==> inputs of job 4258 <==
==> flow/design.v (excerpt) <==
module BreakoutControl(clk_50, strt, rst, L, R, tick, color, pix_x, pix_y, ball_x, ball_y, pad_x, bricks, win, lose);
clock: 7.15 ns
lec_check: 0
abc_area: 1
cap_margin: 25
core_margin: 6
core_utilization: 28
cts_cluster_diameter: 203
hold_slack_margin: 0.06
min_routing_layer: met1
place_density: 0.44
slew_margin: 30
tns_end_percent: 40
run.sh (not shown) runs the stock make flow with config.mk's settings and CLKGATE_MAP_FILE=.
==> job 2069: changes against job 4258 <==
Settings changed: ABC_AREA 1 to 0, CAP_MARGIN 25 to 30, CORE_MARGIN 6 to 2, CORE_UTILIZATION 28 to 40, CTS_CLUSTER_DIAMETER 203 to default, HOLD_SLACK_MARGIN 0.06 to default, MIN_ROUTING_LAYER met1 to default, PLACE_DENSITY 0.44 to default, SLEW_MARGIN 30 to 15, TNS_END_PERCENT 40 to 5.
==> flow/constraint.sdc (replaced) <==
create_clock -name core_clock -period 10.0 [get_ports {clk_50}]
set_input_delay 2.0000 -clock core_clock [delete_from_list [all_inputs] [get_ports {clk_50}]]
set_output_delay 2.0000 -clock core_clock [all_outputs]
set_load 0.01 [all_outputs]
==> job 4920: changes against job 4258 <==
Settings changed: CAP_MARGIN 25 to 20, CORE_ASPECT_RATIO from default to 1.9, CORE_MARGIN 6 to 2, CORE_UTILIZATION 28 to 55, CTS_CLUSTER_DIAMETER 203 to default, GPL_TIMING_DRIVEN from default to 1, HOLD_SLACK_MARGIN 0.06 to default, MAX_ROUTING_LAYER from default to met4, PLACE_DENSITY 0.44 to default, PLACE_DENSITY_LB_ADDON from default to 0.13, SETUP_SLACK_MARGIN from default to 0.26, SLEW_MARGIN 30 to 25, TNS_END_PERCENT 40 to default.
==> flow/constraint.sdc (replaced) <==
create_clock -name core_clock -period 5.16 [get_ports {clk_50}]
set_input_delay 1.0320 -clock core_clock [delete_from_list [all_inputs] [get_ports {clk_50}]]
set_output_delay 1.0320 -clock core_clock [all_outputs]
set_load 0.01 [all_outputs]
==> results <==
                                                                  job 4258                                     job 4920                job 2069
Drt via density                                                       5.02                                         5.96                    5.93
Starting Density                                                     28.5%                                        55.7%                   40.4%
Final Power                                                        6.49 mW                                      8.83 mW                 4.59 mW
Met3 track demand over resource in global routing                    1.99%                                        4.61%                   2.69%
Class of the worst hold path                        flip-flop to flip-flop  primary input to asynchronous set/reset pin  flip-flop to flip-flop
Initial DRC Count                                                    1,101                                        1,338                   1,275
Worst hold path endpoint                                         blk3.S[0]                                            -                    S[1]
P_int                                                              3.49 mW                                      4.60 mW                 2.59 mW
Share of synthesized area spent on multiplexers                    0.0544%                                      0.0544%                   1.76%
Total iterations of the first detailed-routing run                       5                                            7                       5
Proportion of cell area occupied by registers                        28.6%                                        29.6%                   30.6%
Post-Place Worst Slack                                             3.49 ns                                      1.49 ns                 5.46 ns
Crit path max fanout                                                    23                                           16                      17
Final setup margin                                                 3.30 ns                                      1.41 ns                 5.34 ns
Number of cells produced by synthesis                                2,550                                        2,550                   2,025
Die outline area                                                0.0721 mm²                                   0.0350 mm²              0.0450 mm²
Clock network area share                                             4.86%                                        3.97%                   5.13%
Result of the run                                           finished clean                               finished clean          finished clean

* * *

==> inputs of trial 60 <==
Starting RTL as in the previous note.
clock: 4.75 ns
lec_check: 0
cap_margin: 20
core_margin: 2
core_utilization: 40
slew_margin: 20
==> inputs of trial 89, as changes to trial 60 <==
--- a/flow/config.mk
+++ b/flow/config.mk
@@ -5,7 +5,14 @@
 export SDC_FILE = /design/flow/constraint.sdc
 export NUM_CORES = 4
 export LEC_CHECK = 0
-export CAP_MARGIN = 20
+export ABC_AREA = 1
+export CAP_MARGIN = 10
 export CORE_MARGIN = 2
-export CORE_UTILIZATION = 40
+export CORE_UTILIZATION = 72
+export CTS_CLUSTER_DIAMETER = 204
+export CTS_CLUSTER_SIZE = 41
+export GPL_ROUTABILITY_DRIVEN = 0
+export MAX_ROUTING_LAYER = met4
+export PLACE_DENSITY_LB_ADDON = 0.01
+export SETUP_SLACK_MARGIN = 0.76
 export SLEW_MARGIN = 20
==> flow/constraint.sdc (replaced) <==
create_clock -name core_clock -period 2.64 [get_ports {clk_50}]
set_input_delay 0.5280 -clock core_clock [delete_from_list [all_inputs] [get_ports {clk_50}]]
set_output_delay 0.5280 -clock core_clock [all_outputs]
set_load 0.01 [all_outputs]
==> inputs of build 24, as changes to trial 60 <==
--- a/flow/config.mk
+++ b/flow/config.mk
@@ -5,7 +5,12 @@
 export SDC_FILE = /design/flow/constraint.sdc
 export NUM_CORES = 4
 export LEC_CHECK = 0
+export ABC_AREA = 1
 export CAP_MARGIN = 20
 export CORE_MARGIN = 2
-export CORE_UTILIZATION = 40
+export CORE_UTILIZATION = 72
+export CTS_CLUSTER_DIAMETER = 26
+export CTS_CLUSTER_SIZE = 25
+export PLACE_DENSITY_LB_ADDON = 0.26
+export SETUP_SLACK_MARGIN = 0.81
 export SLEW_MARGIN = 20
==> flow/constraint.sdc (replaced) <==
create_clock -name core_clock -period 2.75 [get_ports {clk_50}]
set_input_delay 0.5500 -clock core_clock [delete_from_list [all_inputs] [get_ports {clk_50}]]
set_output_delay 0.5500 -clock core_clock [all_outputs]
set_load 0.01 [all_outputs]
==> inputs of trial 76, as changes to trial 60 <==
--- a/flow/config.mk
+++ b/flow/config.mk
@@ -7,5 +7,6 @@
 export LEC_CHECK = 0
 export CAP_MARGIN = 20
 export CORE_MARGIN = 2
-export CORE_UTILIZATION = 40
+export CORE_UTILIZATION = 70
+export CTS_CLUSTER_SIZE = 25
 export SLEW_MARGIN = 20
==> flow/constraint.sdc (replaced) <==
create_clock -name core_clock -period 3.81 [get_ports {clk_50}]
set_input_delay 0.7620 -clock core_clock [delete_from_list [all_inputs] [get_ports {clk_50}]]
set_output_delay 0.7620 -clock core_clock [all_outputs]
set_load 0.01 [all_outputs]
==> summary of the runs <==
Trial 89 failed in 5_1_grt, error GRT-0232. Trial 76 finished clean. Trial 60 went through all stages and came out clean. Build 24 died in 4_1_cts.
Flip-flop count is the same in trial 60 and trial 76.
Clock skew: trial 76 is higher than trial 60 (0.0077 ns).
Synthesized cell count: trial 76 is smaller than trial 89 (21%).
Between trial 60 and trial 76, the lower final cell count is in trial 76 (gap about 8%, measured against trial 76).
Combinational power: trial 60 is smaller than trial 76 (about 28%).
Utilization: trial 76 is higher than trial 60 (35 points).
Between trial 76 and trial 60, the lower hold slack is in trial 76 (gap 0.24 ns).
Against trial 60, the area after synthesis of trial 89 is larger by 6.2%.
In trial 60 the fmax is smaller than in trial 76, by 15%.
Non-clock buffer count: trial 76 is higher than trial 60 (65).
Between trial 60 and trial 89, the lower die size is in trial 89 (gap 68%, measured against trial 89).

* * *

==> 12-07 <==
Starting RTL as in the previous note.
clock: 7.34 ns
lec_check: 0
abc_area: 1
cap_margin: 25
core_aspect_ratio: 0.5
core_margin: 4
core_utilization: 32
cts_cluster_diameter: 50
cts_cluster_size: 45
gpl_routability_driven: 0
gpl_timing_driven: 0
setup_slack_margin: 1.56
slew_margin: 20
tns_end_percent: 40
==> 10-24: changes against 12-07 <==
==> flow/config.mk (replaced) <==
export PLATFORM = sky130hd
export DESIGN_NAME = BreakoutControl
export DESIGN_NICKNAME = BreakoutControl
export VERILOG_FILES = /design/flow/design.v
export SDC_FILE = /design/flow/constraint.sdc
export NUM_CORES = 4
export LEC_CHECK = 0
export CAP_MARGIN = 20
export CORE_MARGIN = 2
export CORE_UTILIZATION = 59
export SLEW_MARGIN = 20
==> flow/constraint.sdc (replaced) <==
create_clock -name core_clock -period 5.02 [get_ports {clk_50}]
set_input_delay 1.0040 -clock core_clock [delete_from_list [all_inputs] [get_ports {clk_50}]]
set_output_delay 1.0040 -clock core_clock [all_outputs]
set_load 0.01 [all_outputs]
==> 08-27: changes against 12-07 <==
--- a/flow/config.mk
+++ b/flow/config.mk
@@ -7,3 +7,3 @@
 export LEC_CHECK = 0
-export ABC_AREA = 1
+export ABC_AREA = 0
 export CAP_MARGIN = 25
@@ -18,2 +18,2 @@
 export SLEW_MARGIN = 20
-export TNS_END_PERCENT = 40
+export TNS_END_PERCENT = 45
==> comparison table <==
|  | 12-07 | 10-24 | 08-27 |
|---|---|---|---|
| Number of clock-tree buffers in the layout | 31 | 38 | 26 |
| Non-clk invs | 336 | 100 | 100 |
| Final worst path period share | 50.6% | 91.0% | 73.1% |
| Comb gate area | 0.0106 mm^2 | 0.0104 mm^2 | 0.0104 mm^2 |
| Tapcell count | 756 | 384 | 701 |
| Met2 routing resource usage after global routing | 31.3% | 55.8% | 32.6% |
| Total length of routed met3 wires | 3790 um | 3910 um | 4750 um |
| Met1 GRT Util | 27.1% | 46.4% | 27.4% |
| Number of nets at the end of the flow | 2,814 | 2,181 | 2,288 |
| Total of plain and repair buffers excluding clock buffers | 179 | 103 | 213 |
| F_max | 269 MHz | 219 MHz | 186 MHz |
| Most common cell type on the critical path | nand2_1 | - | ha_1 |
| FP Util | 32.7% | 60.1% | 32.9% |
| Post-route insts no fill | 3,429 | 2,424 | 2,845 |
| WL met2 | 27,000 um | 24,600 um | 27,200 um |
| Met3 demand-to-capacity share in global routing | 2.77% | 4.42% | 2.92% |
| Outcome | no timing/DRC/antenna violations | no timing/DRC/antenna violations | no timing/DRC/antenna violations |

* * *

==> trial 23 <==
BreakoutControl again, from the RTL that the note above started with.
## BreakoutControl
module BreakoutControl(clk_50, strt, rst, L, R, tick, color, pix_x, pix_y, ball_x, ball_y, pad_x, bricks, win, lose);
Settings: LEC_CHECK=0, ABC_AREA=1, CAP_MARGIN=10, CORE_MARGIN=2, CORE_UTILIZATION=72, CTS_CLUSTER_DIAMETER=55, CTS_CLUSTER_SIZE=41, GPL_ROUTABILITY_DRIVEN=0, HOLD_SLACK_MARGIN=-0.07, MAX_ROUTING_LAYER=met5, PLACE_DENSITY=0.42, SETUP_SLACK_MARGIN=-0.12, SLEW_MARGIN=20; clock period 2.64 ns.
==> build 14 (differences from trial 23) <==
Settings changed: CAP_MARGIN 10 to 20, CORE_ASPECT_RATIO set to 1.42, CTS_CLUSTER_DIAMETER 55 to 366, CTS_CLUSTER_SIZE 41 to 10, GPL_ROUTABILITY_DRIVEN 0 to unset, HOLD_SLACK_MARGIN -0.07 to unset, MAX_ROUTING_LAYER met5 to unset, PLACE_DENSITY 0.42 to unset, SETUP_SLACK_MARGIN -0.12 to unset, TNS_END_PERCENT set to 5.
==> trial 61 (differences from trial 23) <==
Settings changed: CAP_MARGIN 10 to 20, CTS_CLUSTER_DIAMETER 55 to 62, CTS_CLUSTER_SIZE 41 to 14, GPL_ROUTABILITY_DRIVEN 0 to unset, HOLD_SLACK_MARGIN -0.07 to unset, MAX_ROUTING_LAYER met5 to unset, PLACE_DENSITY 0.42 to unset, PLACE_DENSITY_LB_ADDON set to 0.26, SETUP_SLACK_MARGIN -0.12 to unset.
==> comparison <==
Global-route usage, highest first: trial 61, build 14, trial 23.
Build 14 produced a layout that fails on setup timing. Trial 23 reached the layout checks and failed them: hold timing, setup timing. Trial 61 finished with setup timing left.
Against trial 23, the cell count of trial 61 is larger by about 1.4%.
The highest total power belongs to trial 61, the lowest to trial 23.
In die area, trial 61 and trial 23 do not differ.
In sequential power, trial 61 and trial 23 hardly differ.
Between trial 23 and build 14, the lower maximum frequency is in trial 23 (gap about 7%, measured against build 14).
Power figures rest on the tool's default switching activity, not on a simulated workload.
